==> run B: inputs <==
## sd_card_top
module sd_card_top
#(
	parameter  SPI_LOW_SPEED_DIV = 248,          
	parameter  SPI_HIGH_SPEED_DIV = 0            
)
(
	input            clk,
	input            rst,
	output           SD_nCS,                     
	output           SD_DCLK,                    
	output           SD_MOSI,                    
	input            SD_MISO,                    
	output           sd_init_done,               
	input            sd_sec_read,                
	input[31:0]      sd_sec_read_addr,           
	output[7:0]      sd_sec_read_data,           
	output           sd_sec_read_data_valid,     
	output           sd_sec_read_end,            
	input            sd_sec_write,               
	input[31:0]      sd_sec_write_addr,          
	input[7:0]       sd_sec_write_data,          
	output           sd_sec_write_data_req,      
	output           sd_sec_write_end            
);
make LEC_CHECK=0 ABC_AREA=1 CAP_MARGIN=0 CORE_MARGIN=2 CORE_UTILIZATION=72 CTS_CLUSTER_DIAMETER=400 CTS_CLUSTER_SIZE=10 PLACE_DENSITY_LB_ADDON=0.01 SETUP_SLACK_MARGIN=-0.04 SLEW_MARGIN=20 finish   # period 2.05 ns
run.sh (not shown) runs the stock make flow with config.mk's settings and CLKGATE_MAP_FILE=.
==> inputs of run K, as changes to run B <==
- ABC_AREA: 1 -> 0
- CAP_MARGIN: 0 -> 20
- CTS_CLUSTER_DIAMETER: 400 -> 356
- CTS_CLUSTER_SIZE: 10 -> 32
- PLACE_DENSITY: unset -> 0.95
- PLACE_DENSITY_LB_ADDON: 0.01 -> unset
- SETUP_SLACK_MARGIN: -0.04 -> -0.21
==> flow/constraint.sdc (replaced) <==
create_clock -name core_clock -period 2.0 [get_ports {clk}]
set_input_delay 0.4000 -clock core_clock [delete_from_list [all_inputs] [get_ports {clk}]]
set_output_delay 0.4000 -clock core_clock [all_outputs]
set_load 0.01 [all_outputs]
==> inputs of run C, as changes to run B <==
- ABC_AREA: 1 -> unset
- CAP_MARGIN: 0 -> 20
- CORE_UTILIZATION: 72 -> 40
- CTS_CLUSTER_DIAMETER: 400 -> unset
- CTS_CLUSTER_SIZE: 10 -> unset
- PLACE_DENSITY_LB_ADDON: 0.01 -> unset
- SETUP_SLACK_MARGIN: -0.04 -> unset
==> flow/constraint.sdc (replaced) <==
create_clock -name core_clock -period 3.58 [get_ports {clk}]
set_input_delay 0.7160 -clock core_clock [delete_from_list [all_inputs] [get_ports {clk}]]
set_output_delay 0.7160 -clock core_clock [all_outputs]
set_load 0.01 [all_outputs]
==> inputs of run Y, as changes to run B <==
- ABC_AREA: 1 -> 0
- CAP_MARGIN: 0 -> 20
- CTS_CLUSTER_DIAMETER: 400 -> 356
- CTS_CLUSTER_SIZE: 10 -> 32
- PLACE_DENSITY_LB_ADDON: 0.01 -> 0.04
- SETUP_SLACK_MARGIN: -0.04 -> 0.62
==> flow/constraint.sdc (replaced) <==
create_clock -name core_clock -period 2.09 [get_ports {clk}]
set_input_delay 0.4180 -clock core_clock [delete_from_list [all_inputs] [get_ports {clk}]]
set_output_delay 0.4180 -clock core_clock [all_outputs]
set_load 0.01 [all_outputs]
==> comparison table <==
| quantity | run K | run B | run Y | run C |
|---|---|---|---|---|
| HPWL Detailed | 20.0 mm | 17.7 mm | 19.6 mm | 16.8 mm |
| FF-to-FF Start | - | sd_card_cmd_m0.byte_cnt[1] | - | sd_card_cmd_m0.byte_cnt[1] |
| Number of levels the H-tree was split into | 1 | 1 | - | 1 |
| Total power consumption of the routed design | - | 8.79 mW | - | 5.13 mW |
| Number of library cell types mapped by synthesis | 68 | 54 | 68 | 68 |
| Dominant kind of cell by area | - | sequential cells | - | sequential cells |
| Post-layout nets | - | 1409 | - | 1190 |
| Part of the total power dissipated in sequential elements | - | 48.6% | - | 44.3% |
| Multiplexer share of the synthesized area | 5.51% | 0% | 5.51% | 5.51% |
| Setup slack at placement | -0.343 ns | 0.0724 ns | -0.253 ns | 0.495 ns |
| R2r endpoint | - | sd_card_cmd_m0.send_data[1] | - | sd_card_cmd_m0.byte_cnt[3] |
| Total buffers and inverters traversed by the critical path | - | 2 | - | 2 |
| Register cell area after layout | - | 5050 um^2 | - | 5040 um^2 |
| Result of the run | aborted with a tool error | failed layout checks | aborted with a tool error | complete, no violations |
| Failing step | global routing | - | clock tree synthesis | - |
| Reasons for failing layout checks | - | negative setup slack | - | - |
| Kind of start point of the critical path | - | flip-flop | - | flip-flop |
| Post-Route Hold Slack | - | 0.204 ns | - | 0.429 ns |

==> quartz <==
Starting RTL as in the previous note.
Design sd_card_top, start of the top module:
module sd_card_top
#(
	parameter  SPI_LOW_SPEED_DIV = 248,          
	parameter  SPI_HIGH_SPEED_DIV = 0            
)
(
	input            clk,
	input            rst,
	output           SD_nCS,                     
	output           SD_DCLK,                    
	output           SD_MOSI,                    
	input            SD_MISO,                    
	output           sd_init_done,               
	input            sd_sec_read,                
	input[31:0]      sd_sec_read_addr,           
	output[7:0]      sd_sec_read_data,           
	output           sd_sec_read_data_valid,     
	output           sd_sec_read_end,            
	input            sd_sec_write,               
	input[31:0]      sd_sec_write_addr,          
	input[7:0]       sd_sec_write_data,          
	output           sd_sec_write_data_req,      
	output           sd_sec_write_end            
);
export LEC_CHECK = 0
export ABC_AREA = 0
export CAP_MARGIN = 5
export CELL_PAD_IN_SITES_GLOBAL_PLACEMENT = 0
export CORE_ASPECT_RATIO = 1.35
export CORE_MARGIN = 2
export CORE_UTILIZATION = 72
export CTS_CLUSTER_SIZE = 14
export PLACE_DENSITY = 0.68
export SETUP_SLACK_MARGIN = 0.48
export SLEW_MARGIN = 30
export TNS_END_PERCENT = 25
create_clock -name core_clock -period 6.2 [get_ports {clk}]
==> willow (differences from quartz) <==
==> flow/config.mk (replaced) <==
export PLATFORM = sky130hd
export DESIGN_NAME = sd_card_top
export DESIGN_NICKNAME = sd_card_top
export VERILOG_FILES = /design/flow/design.v
export SDC_FILE = /design/flow/constraint.sdc
export NUM_CORES = 4
export LEC_CHECK = 0
export CAP_MARGIN = 20
export CORE_MARGIN = 2
export CORE_UTILIZATION = 48
export SLEW_MARGIN = 20
==> flow/constraint.sdc (replaced) <==
create_clock -name core_clock -period 3.58 [get_ports {clk}]
set_input_delay 0.7160 -clock core_clock [delete_from_list [all_inputs] [get_ports {clk}]]
set_output_delay 0.7160 -clock core_clock [all_outputs]
set_load 0.01 [all_outputs]
==> results <==
metric                                                     quartz          willow
Switching power                                         0.5258 mW       0.9930 mW
Slew margin rel.                                           0.3466          0.3550
Power consumed by the clock network                       1.18 mW         2.27 mW
Worst clock skew                                         15.27 ps        13.84 ps
Switching part of the total power                          0.2030          0.2106
Internal Pwr Total                                       2.065 mW        3.722 mW
Via count of the first global-routing pass                   8346            7510
Fraction of area in clock buffers and inverters           0.05532         0.06291
Seq area share                                             0.4452          0.4336
Slack of the critical path                                2702 ps        411.3 ps
Global-route total usage across every layer                0.3488          0.2278
Mean number of vias per cell                                6.445           5.603
Final HPWL DP                                            16.36 mm        16.79 mm
Outcome                                            finished clean  finished clean
Detailed-route wire length                               24.45 mm        23.65 mm
Average wire per standard cell                      19.16 microns   17.05 microns
Met3 track demand over resource in global routing         0.04887         0.03323

==> v17 <==
sd_card_top again, from the RTL that the note above started with.
Settings: LEC_CHECK=0, ABC_AREA=1, CAP_MARGIN=20, CORE_ASPECT_RATIO=0.7, CORE_MARGIN=2, CORE_UTILIZATION=72, CTS_CLUSTER_SIZE=10, HOLD_SLACK_MARGIN=0.28, PLACE_DENSITY_LB_ADDON=0.01, SETUP_SLACK_MARGIN=-0.04, SLEW_MARGIN=20; clock period 2.05 ns.
==> inputs of v21, as changes to v17 <==
==> flow/config.mk (replaced) <==
export PLATFORM = sky130hd
export DESIGN_NAME = sd_card_top
export DESIGN_NICKNAME = sd_card_top
export VERILOG_FILES = /design/flow/design.v
export SDC_FILE = /design/flow/constraint.sdc
export NUM_CORES = 4
export LEC_CHECK = 0
export CAP_MARGIN = 20
export CORE_MARGIN = 2
export CORE_UTILIZATION = 64
export SETUP_SLACK_MARGIN = 0.83
export SLEW_MARGIN = 20
==> flow/constraint.sdc (replaced) <==
create_clock -name core_clock -period 3.4 [get_ports {clk}]
set_input_delay 0.6800 -clock core_clock [delete_from_list [all_inputs] [get_ports {clk}]]
set_output_delay 0.6800 -clock core_clock [all_outputs]
set_load 0.01 [all_outputs]
==> notes <==
- v17 finished with setup timing left. v21 completed with no timing, DRC or antenna violations.
- Die size: v17 is lower than v21 (9.0%).
- In v21 the clock power is lower than in v17, by 37%.
- Against v17, the cell count of v21 is lower by about 15%.
- Of v21 and v17, v17 has the higher wire length (gap 25%, measured against v17).

==> build 12 <==
sd_card_top again, from the RTL that the note above started with.
clock: 5.0 ns
lec_check: 0
abc_area: 0
cap_margin: 20
core_aspect_ratio: 0.61
core_margin: 6
core_utilization: 63
cts_cluster_size: 25
gpl_timing_driven: 0
max_routing_layer: met4
setup_slack_margin: 0.93
slew_margin: 10
tns_end_percent: 35
==> inputs of build 27, as changes to build 12 <==
==> flow/config.mk (replaced) <==
export PLATFORM = sky130hd
export DESIGN_NAME = sd_card_top
export DESIGN_NICKNAME = sd_card_top
export VERILOG_FILES = /design/flow/design.v
export SDC_FILE = /design/flow/constraint.sdc
export NUM_CORES = 4
export LEC_CHECK = 0
export ABC_AREA = 1
export CAP_MARGIN = 20
export CORE_MARGIN = 5
export CORE_UTILIZATION = 40
export GPL_TIMING_DRIVEN = 0
export SLEW_MARGIN = 20
==> inputs of build 57, as changes to build 12 <==
==> flow/config.mk (replaced) <==
export PLATFORM = sky130hd
export DESIGN_NAME = sd_card_top
export DESIGN_NICKNAME = sd_card_top
export VERILOG_FILES = /design/flow/design.v
export SDC_FILE = /design/flow/constraint.sdc
export NUM_CORES = 4
export LEC_CHECK = 0
export CAP_MARGIN = 20
export CORE_MARGIN = 2
export CORE_UTILIZATION = 16
export SLEW_MARGIN = 20
==> flow/constraint.sdc (replaced) <==
create_clock -name core_clock -period 5.65 [get_ports {clk}]
set_input_delay 1.1300 -clock core_clock [delete_from_list [all_inputs] [get_ports {clk}]]
set_output_delay 1.1300 -clock core_clock [all_outputs]
set_load 0.01 [all_outputs]
==> results <==
Routed Wire Length: build 27 24400 um; build 12 26800 um; build 57 26000 um
CP Data Arrival Time: build 27 1.82 ns; build 12 3.55 ns; build 57 4.07 ns
Die width: build 27 167 um; build 12 171 um; build 57 250 um
Final worst-path cycle share: build 27 0.564; build 12 0.637; build 57 0.650
Initial antenna violation count: build 27 0; build 12 1; build 57 0
Peak supply drop: build 27 0.187 mV; build 12 0.263 mV; build 57 0.191 mV
Logic power comb: build 27 281 uW; build 12 129 uW; build 57 111 uW
Result of the run: build 27 finished clean; build 12 finished clean; build 57 finished clean
Standby leakage power: build 27 0.00537 uW; build 12 0.00510 uW; build 57 0.00509 uW
Util after Layout: build 27 0.494; build 12 0.792; build 57 0.204
Number of rows in the core area: build 27 57; build 12 34; build 57 90
Synth Seq Share: build 27 0.511; build 12 0.521; build 57 0.521
Post-synthesis instance area: build 27 9860 um^2; build 12 9680 um^2; build 57 9680 um^2
Comb. cell area: build 27 4090 um^2; build 12 4300 um^2; build 57 4310 um^2
Logic share of the area: build 27 0.340; build 12 0.371; build 57 0.353
Count of cells along the worst hold path: build 27 0; build 12 0; build 57 1

==> v5: inputs <==
sd_card_top again, from the RTL that the note above started with.
Settings: LEC_CHECK=0, ABC_AREA=0, CAP_MARGIN=5, CORE_MARGIN=2, CORE_UTILIZATION=72, CTS_CLUSTER_DIAMETER=201, CTS_CLUSTER_SIZE=14, SETUP_SLACK_MARGIN=0.59, SLEW_MARGIN=20; clock period 2.4 ns.
==> v38 (differences from v5) <==
CELL_PAD_IN_SITES_GLOBAL_PLACEMENT = 0   (was default)
CORE_ASPECT_RATIO = 1.35   (was default)
CTS_CLUSTER_DIAMETER = default   (was 201)
HOLD_SLACK_MARGIN = 0.06   (was default)
PLACE_DENSITY = 0.64   (was default)
SETUP_SLACK_MARGIN = 0.48   (was 0.59)
SLEW_MARGIN = 5   (was 20)
TNS_END_PERCENT = 25   (was default)
==> flow/constraint.sdc (replaced) <==
create_clock -name core_clock -period 6.2 [get_ports {clk}]
set_input_delay 1.2400 -clock core_clock [delete_from_list [all_inputs] [get_ports {clk}]]
set_output_delay 1.2400 -clock core_clock [all_outputs]
set_load 0.01 [all_outputs]
==> v2 (differences from v5) <==
ABC_AREA = 1   (was 0)
CORE_UTILIZATION = 70   (was 72)
SETUP_SLACK_MARGIN = default   (was 0.59)
==> results <==
quantity                                                                                                        v5                           v2                         v38
Status                                                                                   aborted with a tool error  no timing/DRC/antenna violations  no timing/DRC/antenna violations
Failing step                                                                                               5_1_grt                            -                           -
Critical R2R Launch                                                                                              -  spi_master_m0.MISO_shift[7]  sd_card_cmd_m0.byte_cnt[1]
Cell with the most instances after synthesis                                                               dfrtp_1                      nand2_1                     dfrtp_1
Antenna Cells                                                                                                    -                            0                           0
Final Cycle Share                                                                                                -                       89.56%                      55.75%
Total stage count of the critical path                                                                           -                            3                           8
Core Region                                                                                             13190 um^2                   13830 um^2                  13240 um^2
Setup crit end                                                                                                   -        sd_sec_write_data_req  sd_card_cmd_m0.byte_cnt[4]
Post-Layout Cell Count                                                                                           -                         1469                        1275
Number of logic gates                                                                                            -                          804                         734
Layout Utilization                                                                                               -                       83.40%                      85.26%
Final Max Tran Viols                                                                                             -                            0                           0
Sw Pwr                                                                                                           -                      1645 uW                    525.3 uW
Iteration count of the initial detailed-routing pass                                                             -                            8                           6
Clock transition at the register clock pins on the worst setup and hold paths after CTS                          -                      0.07 ns                     0.06 ns
Power Sequential                                                                                                 -                      3640 uW                     1310 uW
Leakage power of the design                                                                                      -                  0.005218 uW                 0.004998 uW

==> run a: inputs <==
sd_card_top again, from the RTL that the note above started with.
make LEC_CHECK=0 CAP_MARGIN=20 CORE_MARGIN=2 CORE_UTILIZATION=71 CTS_CLUSTER_DIAMETER=25 CTS_CLUSTER_SIZE=30 SETUP_SLACK_MARGIN=0.48 SLEW_MARGIN=20 finish   # period 4.77 ns
==> run b (differences from run a) <==
ABC_AREA = 0   (was not set)
CORE_UTILIZATION = 70   (was 71)
CTS_CLUSTER_DIAMETER = 205   (was 25)
CTS_CLUSTER_SIZE = 15   (was 30)
SETUP_SLACK_MARGIN = 0.3   (was 0.48)
==> flow/constraint.sdc (replaced) <==
create_clock -name core_clock -period 2.24 [get_ports {clk}]
set_input_delay 0.4480 -clock core_clock [delete_from_list [all_inputs] [get_ports {clk}]]
set_output_delay 0.4480 -clock core_clock [all_outputs]
set_load 0.01 [all_outputs]
==> run c (differences from run a) <==
CORE_UTILIZATION = 70   (was 71)
CTS_CLUSTER_DIAMETER = not set   (was 25)
CTS_CLUSTER_SIZE = not set   (was 30)
SETUP_SLACK_MARGIN = -0.21   (was 0.48)
==> flow/constraint.sdc (replaced) <==
create_clock -name core_clock -period 2.14 [get_ports {clk}]
set_input_delay 0.4280 -clock core_clock [delete_from_list [all_inputs] [get_ports {clk}]]
set_output_delay 0.4280 -clock core_clock [all_outputs]
set_load 0.01 [all_outputs]
==> results <==
Run a finished clean. Run c reached the layout checks and failed them: setup timing. Run b completed, yet does not pass: setup timing. Wire length, lowest first: run c, run a, run b. The highest global-route usage belongs to run a, the lowest to run c. Fmax, lowest first: run a, run b, run c. First-iteration DRC count, highest first: run b, run a, run c. In run c the die area is larger than in run a, by about 1.4%. Final cell count: run b > run c > run a. Of run b and run c, run c has the higher critical path depth (gap 1). Between run c and run a, the lower sequential power is in run a (gap 120%, measured against run a). The lowest core utilization belongs to run c, the highest to run b. Against run a, the worst setup slack of run b is lower by 1.4 ns. Design area: run c < run a < run b.

==> 12-21 <==
sd_card_top again, from the RTL that the note above started with.
==> flow/config.mk <==
export PLATFORM = sky130hd
export DESIGN_NAME = sd_card_top
export DESIGN_NICKNAME = sd_card_top
export VERILOG_FILES = /design/flow/design.v
export SDC_FILE = /design/flow/constraint.sdc
export NUM_CORES = 4
export LEC_CHECK = 0
export ABC_AREA = 0
export CAP_MARGIN = 5
export CELL_PAD_IN_SITES_GLOBAL_PLACEMENT = 0
export CORE_ASPECT_RATIO = 0.95
export CORE_MARGIN = 2
export CORE_UTILIZATION = 72
export CTS_CLUSTER_DIAMETER = 29
export CTS_CLUSTER_SIZE = 14
export HOLD_SLACK_MARGIN = -0.09
export SLEW_MARGIN = 30
export TNS_END_PERCENT = 95
==> flow/constraint.sdc <==
create_clock -name core_clock -period 2.34 [get_ports {clk}]
set_input_delay 0.4680 -clock core_clock [delete_from_list [all_inputs] [get_ports {clk}]]
set_output_delay 0.4680 -clock core_clock [all_outputs]
set_load 0.01 [all_outputs]
==> inputs of 08-06, as changes to 12-21 <==
- CAP_MARGIN: 5 -> 20
- CELL_PAD_IN_SITES_GLOBAL_PLACEMENT: 0 -> 1
- CORE_ASPECT_RATIO: 0.95 -> 1.35
- CORE_UTILIZATION: 72 -> 39
- CTS_CLUSTER_DIAMETER: 29 -> unset
- HOLD_SLACK_MARGIN: -0.09 -> unset
- PLACE_DENSITY_LB_ADDON: unset -> 0.18
- TNS_END_PERCENT: 95 -> 25
==> flow/constraint.sdc (replaced) <==
create_clock -name core_clock -period 4.28 [get_ports {clk}]
set_input_delay 0.8560 -clock core_clock [delete_from_list [all_inputs] [get_ports {clk}]]
set_output_delay 0.8560 -clock core_clock [all_outputs]
set_load 0.01 [all_outputs]
==> inputs of 05-20, as changes to 12-21 <==
- ABC_AREA: 0 -> unset
- CAP_MARGIN: 5 -> 20
- CELL_PAD_IN_SITES_GLOBAL_PLACEMENT: 0 -> unset
- CORE_ASPECT_RATIO: 0.95 -> unset
- CORE_UTILIZATION: 72 -> 60
- CTS_CLUSTER_DIAMETER: 29 -> unset
- CTS_CLUSTER_SIZE: 14 -> 95
- HOLD_SLACK_MARGIN: -0.09 -> unset
- SLEW_MARGIN: 30 -> 20
- TNS_END_PERCENT: 95 -> unset
==> flow/constraint.sdc (replaced) <==
create_clock -name core_clock -period 4.08 [get_ports {clk}]
set_input_delay 0.8160 -clock core_clock [delete_from_list [all_inputs] [get_ports {clk}]]
set_output_delay 0.8160 -clock core_clock [all_outputs]
set_load 0.01 [all_outputs]
==> summary of the runs <==
12-21 failed in 5_1_grt with GRT-0232. 05-20 finished clean. 08-06 completed with no timing, DRC or antenna violations.
In 08-06 the combinational power is smaller than in 05-20, by about 3%.
Setup slack: 08-06 is higher than 05-20 (0.16 ns).
Of 05-20 and 08-06, 08-06 has the higher register-to-register slack (gap 0.16 ns).
Against 05-20, the power of 08-06 is smaller by about 5%.
Against 08-06, the final area of 05-20 is smaller by 1.2%.
Power is estimated from default activity; no workload was simulated.
